==> build 95 <==
// ftdi_bridge
module ftdi_bridge
#(
     parameter MODE             = "SYNC"
    ,parameter CLK_DIV          = 2
    ,parameter GP_OUTPUTS       = 32
    ,parameter GP_INPUTS        = 32
    ,parameter GPIO_ADDRESS     = 32'hf0000000
    ,parameter GP_IN_EVENT_MASK = 0
    ,parameter AXI_ID           = 0
)
(
     input           clk_i
    ,input           rst_i
    ,input           ftdi_rxf_i
    ,input           ftdi_txe_i
    ,input  [  7:0]  ftdi_data_in_i
    ,input           mem_awready_i
    ,input           mem_wready_i
    ,input           mem_bvalid_i
    ,input  [  1:0]  mem_bresp_i
    ,input  [  3:0]  mem_bid_i
    ,input           mem_arready_i
    ,input           mem_rvalid_i
    ,input  [ 31:0]  mem_rdata_i
    ,input  [  1:0]  mem_rresp_i
    ,input  [  3:0]  mem_rid_i
    ,input           mem_rlast_i
    ,input  [ 31:0]  gp_inputs_i
    ,output          ftdi_siwua_o
    ,output          ftdi_wrn_o
    ,output          ftdi_rdn_o
    ,output          ftdi_oen_o
    ,output [  7:0]  ftdi_data_out_o
    ,output          mem_awvalid_o
    ,output [ 31:0]  mem_awaddr_o
    ,output [  3:0]  mem_awid_o
    ,output [  7:0]  mem_awlen_o
    ,output [  1:0]  mem_awburst_o
    ,output          mem_wvalid_o
    ,output [ 31:0]  mem_wdata_o
    ,output [  3:0]  mem_wstrb_o
    ,output          mem_wlast_o
    ,output          mem_bready_o
    ,output          mem_arvalid_o
    ,output [ 31:0]  mem_araddr_o
    ,output [  3:0]  mem_arid_o
    ,output [  7:0]  mem_arlen_o
    ,output [  1:0]  mem_arburst_o
    ,output          mem_rready_o
    ,output [ 31:0]  gp_outputs_o
);
make LEC_CHECK=0 ABC_AREA=1 CAP_MARGIN=20 CELL_PAD_IN_SITES_GLOBAL_PLACEMENT=3 CORE_MARGIN=2 CORE_UTILIZATION=46 MAX_ROUTING_LAYER=met5 PLACE_DENSITY=0.4 SETUP_SLACK_MARGIN=0.29 SLEW_MARGIN=25 TNS_END_PERCENT=70 finish   # period 3.84 ns
run.sh (not shown) runs the stock make flow with config.mk's settings and CLKGATE_MAP_FILE=.
==> build 18 (differences from build 95) <==
Settings changed: ABC_AREA 1 to unset, CELL_PAD_IN_SITES_GLOBAL_PLACEMENT 3 to unset, CORE_UTILIZATION 46 to 72, MAX_ROUTING_LAYER met5 to unset, PLACE_DENSITY 0.4 to 0.35, SETUP_SLACK_MARGIN 0.29 to 2.08, SLEW_MARGIN 25 to 20, TNS_END_PERCENT 70 to unset.
==> flow/constraint.sdc (replaced) <==
create_clock -name core_clock -period 7.25 [get_ports {clk_i}]
set_input_delay 1.4500 -clock core_clock [delete_from_list [all_inputs] [get_ports {clk_i}]]
set_output_delay 1.4500 -clock core_clock [all_outputs]
set_load 0.01 [all_outputs]
==> build 3 (differences from build 95) <==
Settings changed: ABC_AREA 1 to unset, CELL_PAD_IN_SITES_GLOBAL_PLACEMENT 3 to unset, CORE_UTILIZATION 46 to 13, MAX_ROUTING_LAYER met5 to unset, PLACE_DENSITY 0.4 to unset, SETUP_SLACK_MARGIN 0.29 to unset, SLEW_MARGIN 25 to 20, TNS_END_PERCENT 70 to unset.
==> flow/constraint.sdc (replaced) <==
create_clock -name core_clock -period 12.0 [get_ports {clk_i}]
set_input_delay 2.4000 -clock core_clock [delete_from_list [all_inputs] [get_ports {clk_i}]]
set_output_delay 2.4000 -clock core_clock [all_outputs]
set_load 0.01 [all_outputs]
==> build 88 (differences from build 95) <==
Settings changed: ABC_AREA 1 to unset, CAP_MARGIN 20 to 5, CELL_PAD_IN_SITES_DETAIL_PLACEMENT set to 0, CELL_PAD_IN_SITES_GLOBAL_PLACEMENT 3 to 0, CORE_UTILIZATION 46 to 67, CTS_CLUSTER_SIZE set to 57, PLACE_DENSITY 0.4 to unset, SETUP_SLACK_MARGIN 0.29 to -0.22, SLEW_MARGIN 25 to 20, TNS_END_PERCENT 70 to unset.
==> flow/constraint.sdc (replaced) <==
create_clock -name core_clock -period 3.02 [get_ports {clk_i}]
set_input_delay 0.6040 -clock core_clock [delete_from_list [all_inputs] [get_ports {clk_i}]]
set_output_delay 0.6040 -clock core_clock [all_outputs]
set_load 0.01 [all_outputs]
==> comparison <==
- Build 3 went through all stages and came out clean. Build 88 finished but fails on negative setup slack. Build 18 finished with timing, DRC and antenna clean. Build 95 completed without violations.
- Clock power: build 3 < build 18 < build 95 < build 88.
- Non-clock buffer count: build 88 > build 95 > build 18 > build 3.
- Core utilization: build 18 is lower than build 88 (3.4 points).
- In area after synthesis, build 88 and build 18 do not differ.
- The highest sequential share of layout area belongs to build 18, the lowest to build 88.
- Global-route usage, lowest first: build 3, build 95, build 18, build 88.
- First-iteration DRC count: build 95 < build 3 < build 18 < build 88.
- Against build 95, the synthesized cell count of build 3 is lower by about 27%.
==> figures <==
	build 95	build 18	build 3	build 88
Sequential share of the synthesized area	0.670	0.707	0.707	0.707
Relative slew margins	0.310	0.135	0.151	0.284
Worst ir drop on vdd	569 µV	354 µV	163 µV	939 µV
Cell with the most instances after synthesis	nand2_1	edfxtp_1	edfxtp_1	edfxtp_1
Slew of the pin with the lowest slew margin	1030 ps	1290 ps	1270 ps	1070 ps
Number of logic stages on the critical path including buffering	19	9	14	17
Post-layout net count	5768	4107	4097	4719
Final estimated routing congestion in global placement	0.969	1.05	0.967	1.15
Sw frac	0.382	0.375	0.381	0.379
Tap cells	1524	940	5220	978
Post-route setup slack	404 ps	1900 ps	6580 ps	-1150 ps
Outcome	timing/DRC/antenna clean	timing/DRC/antenna clean	timing/DRC/antenna clean	failed layout checks
Reasons for failing layout checks	-	-	-	negative setup slack
Register clock-pin slew on the reported worst setup and hold paths	60 ps	60 ps	70 ps	60 ps
Post-detailed-placement cell area	59900 µm²	54400 µm²	59800 µm²	59500 µm²
Element type at the critical path start	register	register	primary input	register
Clock-cell share	0.0686	0.0624	0.0578	0.0594

========
==> fjord: inputs <==
ftdi_bridge again, from the RTL that the note above started with.
make LEC_CHECK=0 CAP_MARGIN=25 CELL_PAD_IN_SITES_GLOBAL_PLACEMENT=3 CORE_MARGIN=2 CORE_UTILIZATION=17 CTS_CLUSTER_DIAMETER=340 MAX_ROUTING_LAYER=met5 MIN_ROUTING_LAYER=met1 PLACE_DENSITY_LB_ADDON=0.0 SETUP_SLACK_MARGIN=-0.49 SLEW_MARGIN=20 finish   # period 5.85 ns
==> nickel: changes against fjord <==
==> flow/config.mk (replaced) <==
export PLATFORM = sky130hd
export DESIGN_NAME = ftdi_bridge
export DESIGN_NICKNAME = ftdi_bridge
export VERILOG_FILES = /design/flow/design.v
export SDC_FILE = /design/flow/constraint.sdc
export NUM_CORES = 4
export LEC_CHECK = 0
export CAP_MARGIN = 20
export CORE_MARGIN = 2
export CORE_UTILIZATION = 71
export CTS_CLUSTER_SIZE = 41
export PLACE_DENSITY = 0.35
export SETUP_SLACK_MARGIN = 3.21
export SLEW_MARGIN = 20
==> flow/constraint.sdc (replaced) <==
create_clock -name core_clock -period 11.2 [get_ports {clk_i}]
set_input_delay 2.2400 -clock core_clock [delete_from_list [all_inputs] [get_ports {clk_i}]]
set_output_delay 2.2400 -clock core_clock [all_outputs]
set_load 0.01 [all_outputs]
==> comparison table <==
item	fjord	nickel
Max Used Layer	met4	met5
Post-layout instance count excluding filler cells	8317	5031
Pre-CTS setup slack	959.3 ps	5553 ps
Met2 layer usage reported by global route	33.30%	74.13%
Fillers	31.90k	3624
Crit path from	genblk1.u_sync.u_fifo_in.rd_ptr_q[0]	genblk1.u_sync.u_fifo_in.rd_ptr_q[5]
Worst relative slew slack	24.06%	7.667%
Layout clock buffer count	225	157
Critical Path AT	5510 ps	5960 ps
Final design utilization	21.87%	81.73%
H-tree level count	4	3
Number of cells traversed by the worst hold path	2	1
Seq pwr	11.9 mW	6.12 mW
DP Area	0.06008 mm^2	0.05441 mm^2
Reported net switching power	13.32 mW	5.642 mW
Footprint of the multi-input gates	0.01387 mm^2	0.01362 mm^2
Highest-delay cell along the critical path	sky130_fd_sc_hd__a22oi_1	sky130_fd_sc_hd__a221oi_1
DR vias/cell	4.307	7.605
Total number of vias	35.82k	38.26k
Total detailed-routing wirelength	293.7 mm	185.7 mm
Outcome	finished clean	finished clean

========
==> inputs of v23 <==
ftdi_bridge again, from the RTL that the note above started with.
Settings: LEC_CHECK=0, CAP_MARGIN=5, CELL_PAD_IN_SITES_DETAIL_PLACEMENT=0, CELL_PAD_IN_SITES_GLOBAL_PLACEMENT=1, CORE_MARGIN=5, CORE_UTILIZATION=20, CTS_CLUSTER_SIZE=95, MAX_ROUTING_LAYER=met5, PLACE_DENSITY_LB_ADDON=0.08, SETUP_SLACK_MARGIN=1.31, SLEW_MARGIN=20; clock period 4.69 ns.
==> inputs of v32, as changes to v23 <==
- CAP_MARGIN: 5 -> 20
- CELL_PAD_IN_SITES_DETAIL_PLACEMENT: 0 -> unset
- CELL_PAD_IN_SITES_GLOBAL_PLACEMENT: 1 -> unset
- CORE_ASPECT_RATIO: unset -> 0.52
- CORE_MARGIN: 5 -> 7
- CORE_UTILIZATION: 20 -> 40
- CTS_CLUSTER_SIZE: 95 -> unset
- MAX_ROUTING_LAYER: met5 -> unset
- PLACE_DENSITY_LB_ADDON: 0.08 -> unset
- SETUP_SLACK_MARGIN: 1.31 -> -0.88
- SLEW_MARGIN: 20 -> 0
==> flow/constraint.sdc (replaced) <==
create_clock -name core_clock -period 10.0 [get_ports {clk_i}]
set_input_delay 2.0000 -clock core_clock [delete_from_list [all_inputs] [get_ports {clk_i}]]
set_output_delay 2.0000 -clock core_clock [all_outputs]
set_load 0.01 [all_outputs]
==> inputs of v17, as changes to v23 <==
- CAP_MARGIN: 5 -> 20
- CELL_PAD_IN_SITES_DETAIL_PLACEMENT: 0 -> unset
- CELL_PAD_IN_SITES_GLOBAL_PLACEMENT: 1 -> unset
- CORE_MARGIN: 5 -> 2
- CORE_UTILIZATION: 20 -> 70
- CTS_CLUSTER_SIZE: 95 -> 32
- MAX_ROUTING_LAYER: met5 -> unset
- PLACE_DENSITY_LB_ADDON: 0.08 -> unset
- SETUP_SLACK_MARGIN: 1.31 -> unset
==> flow/constraint.sdc (replaced) <==
create_clock -name core_clock -period 3.02 [get_ports {clk_i}]
set_input_delay 0.6040 -clock core_clock [delete_from_list [all_inputs] [get_ports {clk_i}]]
set_output_delay 0.6040 -clock core_clock [all_outputs]
set_load 0.01 [all_outputs]
==> comparison table <==
                                                                  v32                       v17                     v23
Data required time of the critical path                     10,590 ps                         -                 5360 ps
Max power group                                             registers                         -     combinational logic
Final antenna diode count                                           8                         -                       4
Placeable core region                                   127,000 sq um              72,700 sq um           255,000 sq um
Standard-cell row count                                            94                        99                     185
Hold Path Class                                  register to register                         -    register to register
Worst hold-check slack                                         448 ps                         -                  453 ps
Clk. pwr                                                      4420 uW                         -               12,000 uW
Maxcap violations                                                   0                         -                       0
Routed WL per cell                                            37.2 um                         -                 33.1 um
Area of all sequential standard cells                    36,200 sq um                         -            36,300 sq um
Well tap count                                                  1,680                         -                   3,366
Status                                       timing/DRC/antenna clean    stopped before the end  timing/DRC/antenna clean
Stage where the flow stopped                                        -  global routing (5_1_grt)                       -
Setup CP Type                                    register to register                         -    register to register
Pre-placement core utilization                                  40.4%                     70.5%                   20.1%
Tally of non-filler cells in the final layout                   5,825                         -                   7,924
Overall via count from detail_route                            37,700                         -                  36,600
Dominant class by area                         flip-flops and latches                         -  flip-flops and latches
Clock buffers and inverters, area share                         6.07%                         -                   7.23%
Number of sequential storage elements                           1,243                         -                   1,243

========
==> inputs of 11-15 <==
Starting RTL as in the previous note.
## ftdi_bridge
module ftdi_bridge
#(
     parameter MODE             = "SYNC"
    ,parameter CLK_DIV          = 2
    ,parameter GP_OUTPUTS       = 32
    ,parameter GP_INPUTS        = 32
    ,parameter GPIO_ADDRESS     = 32'hf0000000
    ,parameter GP_IN_EVENT_MASK = 0
    ,parameter AXI_ID           = 0
)
(
     input           clk_i
    ,input           rst_i
    ,input           ftdi_rxf_i
    ,input           ftdi_txe_i
    ,input  [  7:0]  ftdi_data_in_i
    ,input           mem_awready_i
    ,input           mem_wready_i
    ,input           mem_bvalid_i
    ,input  [  1:0]  mem_bresp_i
    ,input  [  3:0]  mem_bid_i
    ,input           mem_arready_i
    ,input           mem_rvalid_i
    ,input  [ 31:0]  mem_rdata_i
    ,input  [  1:0]  mem_rresp_i
    ,input  [  3:0]  mem_rid_i
    ,input           mem_rlast_i
    ,input  [ 31:0]  gp_inputs_i
    ,output          ftdi_siwua_o
    ,output          ftdi_wrn_o
    ,output          ftdi_rdn_o
    ,output          ftdi_oen_o
    ,output [  7:0]  ftdi_data_out_o
    ,output          mem_awvalid_o
    ,output [ 31:0]  mem_awaddr_o
    ,output [  3:0]  mem_awid_o
    ,output [  7:0]  mem_awlen_o
    ,output [  1:0]  mem_awburst_o
    ,output          mem_wvalid_o
    ,output [ 31:0]  mem_wdata_o
    ,output [  3:0]  mem_wstrb_o
    ,output          mem_wlast_o
    ,output          mem_bready_o
    ,output          mem_arvalid_o
    ,output [ 31:0]  mem_araddr_o
    ,output [  3:0]  mem_arid_o
    ,output [  7:0]  mem_arlen_o
    ,output [  1:0]  mem_arburst_o
    ,output          mem_rready_o
    ,output [ 31:0]  gp_outputs_o
);
==> flow/config.mk <==
export PLATFORM = sky130hd
export DESIGN_NAME = ftdi_bridge
export DESIGN_NICKNAME = ftdi_bridge
export VERILOG_FILES = /design/flow/design.v
export SDC_FILE = /design/flow/constraint.sdc
export NUM_CORES = 4
export LEC_CHECK = 0
export CAP_MARGIN = 20
export CORE_MARGIN = 2
export CORE_UTILIZATION = 72
export CTS_CLUSTER_DIAMETER = 99
export PLACE_DENSITY = 0.67
export SETUP_SLACK_MARGIN = -0.47
export SLEW_MARGIN = 20
==> flow/constraint.sdc <==
create_clock -name core_clock -period 6.28 [get_ports {clk_i}]
set_input_delay 1.2560 -clock core_clock [delete_from_list [all_inputs] [get_ports {clk_i}]]
set_output_delay 1.2560 -clock core_clock [all_outputs]
set_load 0.01 [all_outputs]
==> 11-17 (differences from 11-15) <==
Settings changed: CAP_MARGIN 20 to 5, CELL_PAD_IN_SITES_DETAIL_PLACEMENT set to 0, CELL_PAD_IN_SITES_GLOBAL_PLACEMENT set to 0, CTS_CLUSTER_DIAMETER 99 to unset, CTS_CLUSTER_SIZE set to 95, MAX_ROUTING_LAYER set to met5, PLACE_DENSITY 0.67 to unset, SETUP_SLACK_MARGIN -0.47 to 0.17.
==> flow/constraint.sdc (replaced) <==
create_clock -name core_clock -period 2.11 [get_ports {clk_i}]
set_input_delay 0.4220 -clock core_clock [delete_from_list [all_inputs] [get_ports {clk_i}]]
set_output_delay 0.4220 -clock core_clock [all_outputs]
set_load 0.01 [all_outputs]
==> 07-28 (differences from 11-15) <==
Settings changed: CAP_MARGIN 20 to 5, CELL_PAD_IN_SITES_DETAIL_PLACEMENT set to 0, CELL_PAD_IN_SITES_GLOBAL_PLACEMENT set to 1, CORE_UTILIZATION 72 to 60, CTS_CLUSTER_DIAMETER 99 to unset, CTS_CLUSTER_SIZE set to 95, MAX_ROUTING_LAYER set to met5, PLACE_DENSITY 0.67 to unset, PLACE_DENSITY_LB_ADDON set to 0.08, SETUP_SLACK_MARGIN -0.47 to unset.
==> flow/constraint.sdc (replaced) <==
create_clock -name core_clock -period 3.02 [get_ports {clk_i}]
set_input_delay 0.6040 -clock core_clock [delete_from_list [all_inputs] [get_ports {clk_i}]]
set_output_delay 0.6040 -clock core_clock [all_outputs]
set_load 0.01 [all_outputs]
==> results <==
- 07-28 completed and failed the layout checks on setup timing. 11-15 ran to the end with no violations. 11-17 did not get past clock tree synthesis on DPL-0033.
- Wire length: 11-15 is lower than 07-28 (about 8%).
- Between 07-28 and 11-15, the lower total power is in 11-15 (gap about 150%, measured against 11-15).
- Setup slack: 11-15 is better than 07-28 (1.6 ns).
- Between 11-15 and 07-28, the lower die area is in 11-15 (gap about 16%, measured against 07-28).
- Of 11-15 and 07-28, 07-28 has the higher final area (gap about 13%, measured against 07-28).
- In 07-28 the critical path depth is higher than in 11-15, by 1.
- Of 07-28 and 11-15, 11-15 has the higher core utilization (gap 4.0 points).
- In 11-15 the first-iteration DRC count is higher than in 07-28, by 24%.
- Synthesized cell count is the same in 07-28 and 11-15.
- Against 07-28, the non-clock buffer count of 11-15 is lower by 672.
No activity file was given, so power comes from the tool's default toggle rates.
